==> ember <==
// a_filter_reference_32x11
module a_filter_reference_32x11(
    input [31:0] x_in,
    input clk,
    input [5:0] reset,
    output [31:0] y_out);
==> flow/config.mk <==
export PLATFORM = sky130hd
export DESIGN_NAME = a_filter_reference_32x11
export DESIGN_NICKNAME = a_filter_reference_32x11
export VERILOG_FILES = /design/flow/design.v
export SDC_FILE = /design/flow/constraint.sdc
export NUM_CORES = 4
export LEC_CHECK = 0
export ABC_AREA = 1
export CAP_MARGIN = 30
export CORE_ASPECT_RATIO = 0.83
export CORE_MARGIN = 2
export CORE_UTILIZATION = 71
export CTS_CLUSTER_DIAMETER = 242
export CTS_CLUSTER_SIZE = 39
export GPL_ROUTABILITY_DRIVEN = 0
export GPL_TIMING_DRIVEN = 1
export MAX_ROUTING_LAYER = met4
export PLACE_DENSITY_LB_ADDON = 0.11
export SETUP_SLACK_MARGIN = 2.12
export SLEW_MARGIN = 20
==> flow/constraint.sdc <==
create_clock -name core_clock -period 8.25 [get_ports {clk}]
set_input_delay 1.6500 -clock core_clock [delete_from_list [all_inputs] [get_ports {clk}]]
set_output_delay 1.6500 -clock core_clock [all_outputs]
set_load 0.01 [all_outputs]
run.sh (not shown) runs the stock make flow with config.mk's settings and CLKGATE_MAP_FILE=.
==> inputs of juniper, as changes to ember <==
ABC_AREA = not set   (was 1)
CTS_CLUSTER_DIAMETER = not set   (was 242)
CTS_CLUSTER_SIZE = 37   (was 39)
GPL_ROUTABILITY_DRIVEN = 1   (was 0)
PLACE_DENSITY_LB_ADDON = not set   (was 0.11)
SETUP_SLACK_MARGIN = -0.16   (was 2.12)
==> flow/constraint.sdc (replaced) <==
create_clock -name core_clock -period 7.57 [get_ports {clk}]
set_input_delay 1.5140 -clock core_clock [delete_from_list [all_inputs] [get_ports {clk}]]
set_output_delay 1.5140 -clock core_clock [all_outputs]
set_load 0.01 [all_outputs]
==> inputs of garnet, as changes to ember <==
ABC_AREA = not set   (was 1)
CORE_UTILIZATION = 56   (was 71)
CTS_CLUSTER_DIAMETER = not set   (was 242)
CTS_CLUSTER_SIZE = not set   (was 39)
GPL_TIMING_DRIVEN = 0   (was 1)
MAX_ROUTING_LAYER = not set   (was met4)
PLACE_DENSITY_LB_ADDON = not set   (was 0.11)
SETUP_SLACK_MARGIN = -0.16   (was 2.12)
==> flow/constraint.sdc (replaced) <==
create_clock -name core_clock -period 6.45 [get_ports {clk}]
set_input_delay 1.2900 -clock core_clock [delete_from_list [all_inputs] [get_ports {clk}]]
set_output_delay 1.2900 -clock core_clock [all_outputs]
set_load 0.01 [all_outputs]
==> run notes <==
fresh numbers from the pnr run: Die Wd 349 µm, placeable core area 98400 µm², worst setup margin -1.76 ns, Setup WS pre-CTS -1.78 ns, post-synth top area share 25.5%, Fail Reasons negative setup slack, final setup fails 60, top cells by count, synth inv_1, ha_1, nor2_1, Post-synth area hogs ha_1, dfxtp_1, fa_1, inv_1, nor2_1, post-placement cell area between 50000 and 60000 µm², Num CTS Buffers 61, status finished with violations, simple share 10.9%
# the run above: garnet

==> run notes <==
fresh numbers from the pnr run: adder share about two fifths, Fail Reasons negative setup slack, post-synth top area share between 20% and 30%, simple share around 11%, status finished with violations, Num CTS Buffers 58, Async S/R FF share, synth 0%, Yosys warning total 4, First-pass DRT Iterations 5, Setup WS pre-CTS -1.11 ns, placeable core area 77400 µm², Post-synth area hogs ha_1, dfxtp_1, fa_1, inv_1, nor2_1, final setup fails 29, total track usage about a third, Die Wd 310 µm, post-placement cell area 58900 µm², top cells by count, synth inv_1, ha_1, nor2_1, Slew headroom 37.9%, worst setup margin -1.30 ns
# the run above: juniper

==> run notes <==
run metrics: simple share 18.0%, post-synth top area share 22.3%, synthesized cell area 63300 µm², Post-synth area hogs ha_1, dfxtp_1, fa_1, inv_1, nand2_1, status did not finish, EDFF count, synth 0, Failed at global routing, Num CTS Buffers 17, Setup WS pre-CTS 0.655 ns, top cells by count, synth inv_1, nand2_1, ha_1, post-placement cell area 66500 µm², placeable core area 88100 µm², Error [ERROR GRT-0232] Routing congestion too high. Check the congestion heatmap in the GUI., Post-DP HPWL about 160000 µm, Die Wd about 330 µm
# the run above: ember

